==> trial 67: inputs <==
==> flow/design.v (excerpt) <==
module breakout(
		input clk,
		input reset_button,
		input start_button,
		input left_button,
		input right_button,
		input ball_tick,
		input paddle_tick,
		output [5:0] RGB,
		output hsync,
		output vsync,
		output [3:0] tono
    );
Settings: LEC_CHECK=0, ABC_AREA=1, CAP_MARGIN=20, CELL_PAD_IN_SITES_DETAIL_PLACEMENT=0, CELL_PAD_IN_SITES_GLOBAL_PLACEMENT=1, CORE_ASPECT_RATIO=1.18, CORE_MARGIN=8, CORE_UTILIZATION=40, CTS_CLUSTER_DIAMETER=101, CTS_CLUSTER_SIZE=52, GPL_TIMING_DRIVEN=0, HOLD_SLACK_MARGIN=0.07, MAX_ROUTING_LAYER=met4, SETUP_SLACK_MARGIN=1.68, SLEW_MARGIN=40; clock period 40.0 ns.
run.sh (not shown) runs the stock make flow with config.mk's settings and CLKGATE_MAP_FILE=.
==> inputs of trial 7, as changes to trial 67 <==
==> flow/config.mk (replaced) <==
export PLATFORM = sky130hd
export DESIGN_NAME = breakout
export DESIGN_NICKNAME = breakout
export VERILOG_FILES = /design/flow/design.v
export SDC_FILE = /design/flow/constraint.sdc
export NUM_CORES = 4
export LEC_CHECK = 0
export ABC_AREA = 1
export CAP_MARGIN = 15
export CORE_MARGIN = 2
export CORE_UTILIZATION = 65
export CTS_CLUSTER_DIAMETER = 285
export SLEW_MARGIN = 20
==> flow/constraint.sdc (replaced) <==
create_clock -name core_clock -period 12.2 [get_ports {clk}]
set_input_delay 2.4400 -clock core_clock [delete_from_list [all_inputs] [get_ports {clk}]]
set_output_delay 2.4400 -clock core_clock [all_outputs]
set_load 0.01 [all_outputs]
==> inputs of build 62, as changes to trial 67 <==
==> flow/config.mk (replaced) <==
export PLATFORM = sky130hd
export DESIGN_NAME = breakout
export DESIGN_NICKNAME = breakout
export VERILOG_FILES = /design/flow/design.v
export SDC_FILE = /design/flow/constraint.sdc
export NUM_CORES = 4
export LEC_CHECK = 0
export CAP_MARGIN = 20
export CORE_MARGIN = 2
export CORE_UTILIZATION = 66
export CTS_CLUSTER_SIZE = 37
export SLEW_MARGIN = 20
export TNS_END_PERCENT = 5
==> flow/constraint.sdc (replaced) <==
create_clock -name core_clock -period 36.1 [get_ports {clk}]
set_input_delay 7.2200 -clock core_clock [delete_from_list [all_inputs] [get_ports {clk}]]
set_output_delay 7.2200 -clock core_clock [all_outputs]
set_load 0.01 [all_outputs]
==> notes <==
- The highest routed wire length belongs to trial 67, the lowest to trial 7.
- Of trial 7 and trial 67, trial 7 has the higher core utilization (gap 29 points).
- The highest sequential power belongs to trial 7, the lowest to trial 67.
- The highest via count belongs to build 62, the lowest to trial 67.

---

==> inputs of exp/indigo <==
==> flow/design.v <==
module clk_divider(
    input clk,
    input reset,
    output clk_d
);
    parameter 
		limit = 32'hbaa;  
	 reg [31:0] counter;
	 reg clk_buf;
	 assign clk_d = clk_buf;
    always @ (posedge clk) begin
      if (reset) begin
        counter = 32'h0;
        clk_buf <= 1'b0;
      end
      else begin
        counter = counter + 1;
        if(counter == (limit / 2) ) begin
            clk_buf <= !clk_buf;
            counter = 32'h0;
        end
      end
    end
endmodule
module sinewave_rom_do (
    input [4:0] address,
    output reg [3:0] data
);
    always @ (address) begin
        case (address)
            5'h0: data = 4'h8;
            5'h1: data = 4'h9;
            5'h2: data = 4'hA;
            5'h3: data = 4'hC;
            5'h4: data = 4'hD;
            5'h5: data = 4'hE;
            5'h6: data = 4'hE;
            5'h7: data = 4'hF;
            5'h8: data = 4'hF;
            5'h9: data = 4'hF;
            5'ha: data = 4'hE;
            5'hb: data = 4'hE;
            5'hc: data = 4'hD;
            5'hd: data = 4'hC;
            5'he: data = 4'hA;
            5'hf: data = 4'h9;
            5'h10: data = 4'h7;
            5'h11: data = 4'h6;
            5'h12: data = 4'h5;
            5'h13: data = 4'h3;
            5'h14: data = 4'h2;
            5'h15: data = 4'h1;
            5'h16: data = 4'h1;
            5'h17: data = 4'h0;
            5'h18: data = 4'h0;
            5'h19: data = 4'h0;
            5'h1a: data = 4'h1;
            5'h1b: data = 4'h1;
            5'h1c: data = 4'h2;
            5'h1d: data = 4'h3;
            5'h1e: data = 4'h5;
            5'h1f: data = 4'h6;
            default: data = 4'hX;
        endcase
    end
endmodule
`timescale 1ns / 1ps
module Paddle(
    input btn_left,
    input btn_right,
    input reset,
    input clk,
    input tick,
    output [9:0] pos
    );
	reg [9:0] position;
	assign pos = position;
	always @ (posedge clk) begin
		if(reset)begin
			position <= 10'd270;  
		end
		else if(tick) begin
		if(btn_left && position > 10)begin
			position <= position - 10;
		end
		else if (btn_right && position < 640 - 100 - 10)begin
			position <= position + 10;
		end
		end
	end
endmodule
`timescale 1ns / 1ps
module ball(
	input [9:0] paddle_x,
   	input reset,
   	input start,
   	input clk,
	input tick,
  	output [9:0] x_out,
   	output [9:0] y_out,
	output erase_enable,
	output [5:0] e_pos,
	output reg [2:0] play_sound1,
	output reg [1:0] active_data
   	);
	parameter
		SCREEN_W = 640,
		SCREEN_H = 480,
		BALL_SIZE = 7,
		BLOCK_SPACING_X = 10'd40,
		BLOCK_SPACING_Y = 10'd20,
		FIRST_ROW_Y = 10'd40,
		SECOND_ROW_Y = 10'd90,		
		THIRD_ROW_Y = 10'd140,
		FOURTH_ROW_Y = 10'd190,
		FIFTH_ROW_Y = 10'd240,
		BLOCK_WIDTH = 10'd80,
		BLOCK_HEIGHT = 10'd30;
	reg [9:0] ball_x;	
	reg [9:0] ball_y;
	reg signed [9:0] ball_dx;
	reg signed [9:0] ball_dy;
	reg [9:0] ball_x_q;
	reg [9:0] ball_y_q;
	reg erase_e_q;
	reg [5:0] erase_pos_q;
	reg [2:0] snd;
	reg [1:0] adata;
	assign x_out = ball_x_q;
	assign y_out = ball_y_q;
	reg erase_e;
	reg [5:0] erase_pos;
	reg [5:0] address;
	reg win;
	reg [1:0] active [24:0];
	reg [9:0] temp1;
	reg [9:0] temp2;
	reg [5:0] i;
	reg start_movement;
	assign e_pos = erase_pos_q;
	assign erase_enable = erase_e_q;
	always @ (posedge clk) begin
		ball_x = ball_x_q;
		ball_y = ball_y_q;
		erase_e = erase_e_q;
		erase_pos = erase_pos_q;
		snd = play_sound1;
		adata = active_data;
		if(reset)begin
			ball_x = 10'd270;
			ball_y = 10'd440 - BALL_SIZE;
			ball_dx = -10'd1;
			ball_dy = -10'd1;
			start_movement = 0;
			erase_e = 0;
			address = 6'd0;
			snd = 3'b000;
			for (i = 0; i < 20; i = i + 1) begin
				active[i] = 0;			
			end
		end
		else if(tick) begin
		erase_e = 0;
		if(start)
			start_movement = 1;
		if(!start_movement)begin
			ball_x = paddle_x + BALL_SIZE + 10'd40;
		end
		if(start_movement)begin
			if((ball_x) <= 0 || ball_x >= SCREEN_W - BALL_SIZE)  
			begin
				ball_dx = ball_dx * -1;
			end
			if(ball_y <= 1)  
			begin
				snd = 3'b001;
				ball_dy = ball_dy * -1;
			end
			if(ball_y > SCREEN_H - BALL_SIZE)  
			begin
				snd = 3'b100;
				ball_dy = 0;
			end	
			address = address + 10'd1;
			if(address >= 10'd10)
				address = 10'd0;
				if (address<5) begin
					temp1 = FIRST_ROW_Y;	
					temp2 = BLOCK_SPACING_X + (BLOCK_WIDTH + BLOCK_SPACING_X) *address;			
				end
				else if (address < 10) begin
					temp1 = SECOND_ROW_Y;
					temp2 = BLOCK_SPACING_X + (BLOCK_WIDTH + BLOCK_SPACING_X) *(address-5);
				end
				if(active[address] < 3) begin
					if(
						(ball_y >= temp1  && ball_y <= (temp1 + BLOCK_HEIGHT) )  && 
						(( (ball_x + BALL_SIZE) >= (temp2) && (ball_x - BALL_SIZE) <= temp2 ) 
							||	
							( (ball_x + BALL_SIZE) >= (temp2 + BLOCK_WIDTH) && (ball_x - BALL_SIZE) <= (temp2 + BLOCK_WIDTH) )
							)
					) begin
						erase_e = 1;
						erase_pos = address;
						ball_dx = ball_dx * -1;
						active[address] = active[address] + 1;
						snd = active[address];
						adata = active[address];
					end
					else if ( (ball_x >= temp2 && ball_x <= (temp2 + BLOCK_WIDTH)) && 
					(( (ball_y + BALL_SIZE) >= (temp1) && (ball_y - BALL_SIZE) <= temp1 ) || 
						( (ball_y + BALL_SIZE) >= (temp1 + BLOCK_HEIGHT) && (ball_y - BALL_SIZE) <= (temp1 + BLOCK_HEIGHT) )
					))
					begin
						erase_e = 1;
						erase_pos = address;
						ball_dy = ball_dy * -1;
						active[address] = active[address] + 1;
						snd = active[address];
						adata = active[address];
					end
				end
				if (address<5) begin
					temp1 = THIRD_ROW_Y;	
					temp2 = BLOCK_SPACING_X + (BLOCK_WIDTH + BLOCK_SPACING_X) *(address);			
				end
				else if (address < 10) begin
					temp1 = FOURTH_ROW_Y;
					temp2 = BLOCK_SPACING_X + (BLOCK_WIDTH + BLOCK_SPACING_X) *(address-5);
				end
				if(active[address + 10'd10] < 3) begin
					if(
						(ball_y >= temp1  && ball_y <= (temp1 + BLOCK_HEIGHT) )  && 
						(( (ball_x + BALL_SIZE) >= (temp2) && (ball_x - BALL_SIZE) <= temp2 ) 
							||	
							( (ball_x + BALL_SIZE) >= (temp2 + BLOCK_WIDTH) && (ball_x - BALL_SIZE) <= (temp2 + BLOCK_WIDTH) )
							)
					) begin
						erase_e = 1;
						erase_pos = address + 10'd10;
						ball_dx = ball_dx * -1;
						active[address + 10'd10] = active[address + 10'd10] + 1;
						snd = active[address + 10'd10];
						adata = active[address + 10'd10];
					end
					else if ( (ball_x >= temp2 && ball_x <= (temp2 + BLOCK_WIDTH)) && 
					(( (ball_y + BALL_SIZE) >= (temp1) && (ball_y - BALL_SIZE) <= temp1 ) || 
						( (ball_y + BALL_SIZE) >= (temp1 + BLOCK_HEIGHT) && (ball_y - BALL_SIZE) <= (temp1 + BLOCK_HEIGHT) )
					))
					begin
						erase_e = 1;
						erase_pos = address + 10'd10;
						ball_dy = ball_dy * -1;
						active[address + 10'd10] = active[address + 10'd10] + 1;
						snd = active[address + 10'd10];
						adata = active[address + 10'd10];
					end
				end
			win = 1;
			for (i = 0; i < 20; i = i + 1) begin
					if (active[i] < 3)
						win = 0;
			end
			if( ball_dy > 0 && (ball_x > paddle_x && ball_x < (paddle_x + 100)) && ( ( (ball_y + BALL_SIZE) >= 10'd439 && (ball_y - BALL_SIZE) < 10'd440) ) )  
			begin
				ball_dy = ball_dy * -1;
				snd = 3'b100;
				if ((ball_x < paddle_x + 25 || ball_x > paddle_x + 75) && (ball_dx == 1 || ball_dx == -1)) begin
					ball_dx = ball_dx * 2;
				end
				else if (ball_dx == 2) begin
					ball_dx = 1;
				end
				else if (ball_dx == -2) begin
					ball_dx = -1;
				end
			end
			if (win) begin
				ball_dx = 10'd0;
				ball_dy = 10'd0;
			end
			ball_x = ball_x + ball_dx;
			ball_y = ball_y + ball_dy;
		end
		end
		ball_x_q <= ball_x;
		ball_y_q <= ball_y;
		erase_e_q <= erase_e;
		erase_pos_q <= erase_pos;
		play_sound1 <= snd;
		active_data <= adata;
	end
endmodule
`timescale 1ns / 1ps
module VGA(
   input clk,
   output reg [5:0] RGB,
   output reg hsync,
   output reg vsync,
	output [9:0] hor_count,
	output [9:0] ver_count,
	input [2:0] rgb_in,
	input [9:0] paddle_pos,
	input [9:0] ball_x,
	input [9:0] ball_y,
	input reset,
	input active_write_enable,
	input [5:0] active_position,
	input [1:0] active_data
);
	parameter
		BALL_SIZE = 7,
		BLOCK_SPACING_X = 10'd40,
		BLOCK_WIDTH = 10'd80,
		BLOCK_HEIGHT = 10'd30,
		FIRST_ROW_Y = 10'd40,
		SECOND_ROW_Y = 10'd90,		
		THIRD_ROW_Y = 10'd140,
		FOURTH_ROW_Y = 10'd190,
		FIFTH_ROW_Y = 10'd240;
	reg [9:0] hcount;
	reg [9:0] vcount;
	assign hor_count = hcount;
	assign ver_count = vcount;
	reg [9:0] data_x [19:0];
	reg [9:0] data_y [19:0];
	reg [2:0] active [19:0];
	reg [4:0] i;
	reg [4:0] j;
	reg [5:0] block_colors [24:0];
	always @ (posedge clk) begin
		if(active_write_enable)
			active[active_position] <= active_data;
		if (reset) begin
			for (i = 0; i < 20; i = i + 1) begin
				if(i < 5) begin
					data_x[i] <= BLOCK_SPACING_X + (BLOCK_SPACING_X + BLOCK_WIDTH) * i;
					data_y[i] <= FIRST_ROW_Y;
					block_colors[i] <= 6'b001001;
					active[i] <= 0;
				end
				else if (i < 10) begin
					data_x[i] <= BLOCK_SPACING_X + ((BLOCK_SPACING_X + BLOCK_WIDTH) * (i-5));
					data_y[i] <= SECOND_ROW_Y;					
					block_colors[i] <= 6'b110101;
					active[i] <= 0;
				end
				else if (i < 15) begin
					data_x[i] <= BLOCK_SPACING_X + ((BLOCK_SPACING_X + BLOCK_WIDTH) * (i-10));
					data_y[i] <= THIRD_ROW_Y;					
					block_colors[i] <= 6'b011111;
					active[i] <= 0;
				end
				else if (i < 20) begin
					data_x[i] <= BLOCK_SPACING_X + ((BLOCK_SPACING_X + BLOCK_WIDTH) * (i-15));
					data_y[i] <= FOURTH_ROW_Y;					
					block_colors[i] <= 6'b100101;
					active[i] <= 0;
				end
				else if (i < 25) begin
					data_x[i] <= BLOCK_SPACING_X + ((BLOCK_SPACING_X + BLOCK_WIDTH) * (i-20));
					data_y[i] <= FIFTH_ROW_Y;					
					block_colors[i] <= 6'b000010;
					active[i] <= 0;
				end
			end
		end
	end
    always @ ( posedge clk)
    begin 
      if (reset) begin
        hcount = 0;
        vcount = 0;
        hsync = 1;
        vsync = 1;
        RGB = 6'b000;
      end
      else begin
      if (hcount == 799) begin
            hcount = 0;
            if (vcount == 524) begin
                vcount = 0;
				end
            else begin
                vcount = vcount + 1;
            end
			end
        else begin
            hcount = hcount + 1;
        end
        if (vcount >= 490 && vcount < 492) begin
            vsync = 0;
        end
        else begin
            vsync = 1;
        end
        if (hcount >= 656 && hcount < 752) begin
            hsync = 0;
        end
        else begin
            hsync = 1;
        end
        if (hcount < 640 && vcount < 480) begin
            RGB = 6'b000; 
        		if(vcount >= ball_y && vcount <= (ball_y + BALL_SIZE) 
        			&& hcount >= ball_x && hcount <= (ball_x + BALL_SIZE) )
        			RGB = 6'b111000; 
				if(vcount > 440 && vcount < 450 && 
					hcount > paddle_pos && hcount < paddle_pos + 100)begin 
					RGB = 6'b100001; 
				end
				else begin
				for (j = 0; j < 20; j = j + 1) begin
						if(active[j] != 2'b11 && (vcount >= data_y[j] && vcount <= (data_y[j] + BLOCK_HEIGHT)) 
							&& hcount >= data_x[j] && hcount <= (data_x[j] + BLOCK_WIDTH))
						begin
							RGB = block_colors[j] + active[j] + 6'b000001;
						end
				end
				end
        end
        else begin
            RGB = 6'b000;
        end
      end
    end
endmodule
`timescale 1ns / 1ps
module breakout(
		input clk,
		input reset_button,
		input start_button,
		input left_button,
		input right_button,
		input ball_tick,
		input paddle_tick,
		output [5:0] RGB,
		output hsync,
		output vsync,
		output [3:0] tono
    );
	wire [5:0] rgb;
	wire hs;
	wire vs;
	wire [9:0] hcount; 
	wire [9:0] vcount;
	wire [9:0] paddle_pos;
	wire [9:0] ball_x;
	wire [9:0] ball_y;
	wire erase_enable;
	wire [5:0] erase_pos;	
	Paddle pd(left_button, right_button, reset_button, clk, paddle_tick, paddle_pos);
	wire [2:0] data;
	wire [2:0] play_sound1;
	wire [1:0] active_data;
	ball bola(paddle_pos, reset_button, start_button, clk, ball_tick, ball_x, ball_y, erase_enable, erase_pos, play_sound1, active_data);
	assign data = 3'b000;
	VGA vga(clk, rgb, hs, vs, hcount, vcount, data, paddle_pos, ball_x, ball_y, reset_button, erase_enable, erase_pos, active_data);
	assign RGB = rgb;
	assign hsync = hs;
	assign vsync = vs;
	wire clk_out_do;
	wire clk_out_re;
	wire clk_out_mi;
	wire clk_out_sol;
	clk_divider #(.limit(32'hBAA)) clk_do (
			.clk(clk),
			.reset(reset_button),
			.clk_d(clk_out_do)
	);
	clk_divider #(.limit(32'hA64)) clk_re (
			.clk(clk),
			.reset(reset_button),
			.clk_d(clk_out_re)
	);
	clk_divider #(.limit(32'h941)) clk_mi (
			.clk(clk),
			.reset(reset_button),
			.clk_d(clk_out_mi)
	);
	clk_divider #(.limit(32'h7C9)) clk_sol ( 
			.clk(clk),
			.reset(reset_button),
			.clk_d(clk_out_sol)
	);
	reg [4:0] address_audio;
	reg temp;
	reg temp_prev;
	sinewave_rom_do rom_tono(address_audio, tono);
	always @(posedge clk) 
	begin
		if (reset_button)
			address_audio <= 5'd0;
		else if (temp && !temp_prev)
			address_audio <= address_audio + 1;
	end	
	always @ (posedge clk) begin
		if (reset_button) begin
			temp <= 0;
			temp_prev <= 0;
		end
		else begin
			temp_prev <= temp;
			case(play_sound1)
				3'b001: temp <= clk_out_do;
				3'b010: temp <= clk_out_re;
				3'b011: temp <= clk_out_mi;
				3'b100: temp <= clk_out_sol;
				default: temp <= 0;
			endcase
		end
	end
endmodule
==> flow/run.sh <==
#!/bin/bash
# the make line also repeats each setting of config.mk as NAME=value (left out here)
make -C /OpenROAD-flow-scripts/flow DESIGN_CONFIG=/design/flow/config.mk WORK_HOME=/design/flow/orfs CLKGATE_MAP_FILE= finish
==> flow/config.mk <==
export PLATFORM = sky130hd
export DESIGN_NAME = breakout
export DESIGN_NICKNAME = breakout
export VERILOG_FILES = /design/flow/design.v
export SDC_FILE = /design/flow/constraint.sdc
export NUM_CORES = 4
export LEC_CHECK = 0
export ABC_AREA = 1
export CAP_MARGIN = 0
export CORE_MARGIN = 2
export CORE_UTILIZATION = 72
export PLACE_DENSITY = 0.39
export SETUP_SLACK_MARGIN = 0.94
export SLEW_MARGIN = 20
==> flow/constraint.sdc <==
create_clock -name core_clock -period 12.5 [get_ports {clk}]
set_input_delay 2.5000 -clock core_clock [delete_from_list [all_inputs] [get_ports {clk}]]
set_output_delay 2.5000 -clock core_clock [all_outputs]
set_load 0.01 [all_outputs]
==> inputs of exp/maple, as changes to exp/indigo <==
Settings changed: CAP_MARGIN 0 to 30, CELL_PAD_IN_SITES_DETAIL_PLACEMENT from default to 1, CELL_PAD_IN_SITES_GLOBAL_PLACEMENT from default to 1, CORE_ASPECT_RATIO from default to 1.18, CORE_MARGIN 2 to 8, CORE_UTILIZATION 72 to 40, CTS_CLUSTER_DIAMETER from default to 101, CTS_CLUSTER_SIZE from default to 52, GPL_TIMING_DRIVEN from default to 0, HOLD_SLACK_MARGIN from default to 0.02, MAX_ROUTING_LAYER from default to met4, PLACE_DENSITY 0.39 to default, SETUP_SLACK_MARGIN 0.94 to 1.68, SLEW_MARGIN 20 to 40.
==> flow/constraint.sdc (replaced) <==
create_clock -name core_clock -period 40.0 [get_ports {clk}]
set_input_delay 8.0000 -clock core_clock [delete_from_list [all_inputs] [get_ports {clk}]]
set_output_delay 8.0000 -clock core_clock [all_outputs]
set_load 0.01 [all_outputs]
==> out/qor.tcl <==
set qor(crit_path_start_kind) {primary input}
set qor(die_h_um) 324.9
set qor(routed_via_density) 5.390
set qor(fmax_mhz) 50.48
set qor(seqCellArea_um2) 7197
set qor(non_clock_buffer_count) 124
set qor(openroad.warnings) 87
set qor(crit_type) {primary input to register}
set qor(wire_length_on_met1_um) 52500
set qor(result_of_the_run) {finished clean}
set qor(worstPathBufferInverterCount) 14
set qor(switching_power_mw) 1.544
set qor(finalWirelength_um) 115800
set qor(combAreaFraction) 0.6227
set qor(layout.clock_buffers) 28
set qor(top_layer_used) {met4}
set qor(slowest_delay_ns) 0.65
set qor(post_cts_resize_count) 0
set qor(comb_area_um2) 21740
set qor(hpwl_um) 94600
the above is filed under exp/maple

==> out/qor.tcl <==
set qor(result_of_the_run) {finished clean}
set qor(openroad.warnings) 88
set qor(layout.clock_buffers) 49
set qor(comb_area_um2) 22650
set qor(top_layer_used) {met5}
set qor(fmax_mhz) 85.07
set qor(routed_via_density) 6.180
set qor(slowest_delay_ns) 0.45
set qor(hpwl_um) 70910
set qor(worstPathBufferInverterCount) 16
set qor(non_clock_buffer_count) 139
set qor(crit_path_start_kind) {register}
set qor(die_h_um) 215.9
set qor(seqCellArea_um2) 7203
the above is filed under exp/indigo

Power is estimated from default activity; no workload was simulated.
